Design Conv, start of the top module:
module Conv(
  clk,
  rst_n,
  image_valid,
  filter_valid,
  in_data,
  out_valid,
  out_data
);
Size: roughly 4200 cells after synthesis, ~640 flip-flops, ~17 I/O pins, about 37000 um2 of cells after synthesis.
==> flow/config.mk <==
export PLATFORM = sky130hd
export DESIGN_NAME = Conv
export DESIGN_NICKNAME = Conv
export VERILOG_FILES = /design/flow/design.v
export SDC_FILE = /design/flow/constraint.sdc
export NUM_CORES = 4
export LEC_CHECK = 0
export ABC_AREA = 1
export CAP_MARGIN = 5
export CORE_MARGIN = 2
export CORE_UTILIZATION = 40
export CTS_CLUSTER_SIZE = 77
export SLEW_MARGIN = 20
==> flow/constraint.sdc <==
create_clock -name core_clock -period 6.0 [get_ports {clk}]
set_input_delay 1.2000 -clock core_clock [delete_from_list [all_inputs] [get_ports {clk}]]
set_output_delay 1.2000 -clock core_clock [all_outputs]
set_load 0.01 [all_outputs]
run.sh (not shown) runs the stock make flow with config.mk's settings and CLKGATE_MAP_FILE=.
The first run completed with no timing, DRC or antenna violations.
Then changed:
--- a/flow/config.mk
+++ b/flow/config.mk
@@ -8,2 +8 @@
-export ABC_AREA = 1
-export CAP_MARGIN = 5
+export CAP_MARGIN = 20
@@ -12 +11 @@
-export CTS_CLUSTER_SIZE = 77
+export SETUP_SLACK_MARGIN = 0.12
==> flow/constraint.sdc (replaced) <==
create_clock -name core_clock -period 5.63 [get_ports {clk}]
set_input_delay 1.1260 -clock core_clock [delete_from_list [all_inputs] [get_ports {clk}]]
set_output_delay 1.1260 -clock core_clock [all_outputs]
set_load 0.01 [all_outputs]
After rerunning:
- The changed run completed with no timing, DRC or antenna violations
- design area grows by 1.6%
- utilization grows by 0.56 points
- worst setup slack got worse by 0.32 ns
- global-route usage grows by 8.1 points
- power grows by 7.7%
- critical path depth shrinks by 4
- synthesized cell count shrinks by 27%
- area after synthesis grows by about 0.5%
- maximum frequency grows by about 0.9%
Then changed:
--- a/flow/config.mk
+++ b/flow/config.mk
@@ -10,2 +10,4 @@
-export CORE_UTILIZATION = 40
-export SETUP_SLACK_MARGIN = 0.12
+export CORE_UTILIZATION = 66
+export CTS_CLUSTER_DIAMETER = 356
+export CTS_CLUSTER_SIZE = 25
+export SETUP_SLACK_MARGIN = -0.4
==> flow/constraint.sdc (replaced) <==
create_clock -name core_clock -period 3.99 [get_ports {clk}]
set_input_delay 0.7980 -clock core_clock [delete_from_list [all_inputs] [get_ports {clk}]]
set_output_delay 0.7980 -clock core_clock [all_outputs]
set_load 0.01 [all_outputs]
Outcome:
- The new run aborted during 5_1_grt on ODB-0269
- die area went down by about 40%
- area after synthesis does not change
- synthesized cell count does not change

== job 101 ==
Conv again, from the RTL that the note above started with.
clock: 5.17 ns
lec_check: 0
abc_area: 1
cap_margin: 20
core_margin: 2
core_utilization: 62
slew_margin: 20
STATUS run=job 101 STAGES=ALL_DONE FINAL_CHECKS=FAILED CAUSE=setup timing
--- input diff job 101..job 102 ---
- an added GPL_TIMING_DRIVEN of 0
- an added CTS_CLUSTER_DIAMETER of 374
- an added MAX_ROUTING_LAYER of met5
- an added PLACE_DENSITY_LB_ADDON of 0.02
- a change of CORE_UTILIZATION from 62 to 35
- an added CTS_CLUSTER_SIZE of 16
- an added TNS_END_PERCENT of 65
- an added GPL_ROUTABILITY_DRIVEN of 0
- an added SETUP_SLACK_MARGIN of 1.2
- a change of the clock period (ns, I/O delays scaled along) from 5.17 to 8.77
### Flow results
Having completed the whole flow, job 102 delivered a layout that passed the timing, design-rule and antenna checks.
Job 102 ends up with higher proportion of cell area occupied by registers than job 101 does.
Against job 101, job 102 reports a setup slack at placement that is higher.
Job 102 vs job 101, worst-path cell with the longest stage delay: fa_1 vs fa_2
Post-route clock period utilization, job 102 and job 101: smaller value in job 102
Looking at worst hold slack across all endpoints, job 102 sits above job 101.

Setup of the previous run:
Starting RTL as in the previous note.
## Conv
module Conv(
  clk,
  rst_n,
  image_valid,
  filter_valid,
  in_data,
  out_valid,
  out_data
);
Settings: LEC_CHECK=0, CAP_MARGIN=20, CORE_MARGIN=2, CORE_UTILIZATION=60, SETUP_SLACK_MARGIN=0.8, SLEW_MARGIN=20; clock period 3.13 ns.
The previous run did not finish: a tool error stopped it during global routing (5_1_grt).
diff inputs: the previous run => the current run
- an added CTS_CLUSTER_SIZE of 30
- a change of SETUP_SLACK_MARGIN from 0.8 to 1.07
- a change of CORE_UTILIZATION from 60 to 56
- a change of the clock period (ns, I/O delays scaled along) from 3.13 to 4.07
==> comparison <==
The current run finished all stages; layout check result: FAIL, due to negative setup slack.
Diff the previous run -> the current run: cell count after placement saw a decrease; area share of and/or/nand/nor cells after synthesis ~0 delta.
Number of buffers inserted by post-CTS setup repair: the previous run and the current run compared, lower one is the current run
From the previous run to the current run the numbers moved as follows: post-synthesis area per instance shows no meaningful change; cell area after placement fell 6.0%; quantity of gates resized following cts went down by 337; floorplan die width now sits higher; HPWL reported at the end of detailed placement dropped about 7%.
Initial core utilization: the current run vs the previous run down 4.6 points
Power figures rest on the tool's default switching activity, not on a simulated workload.
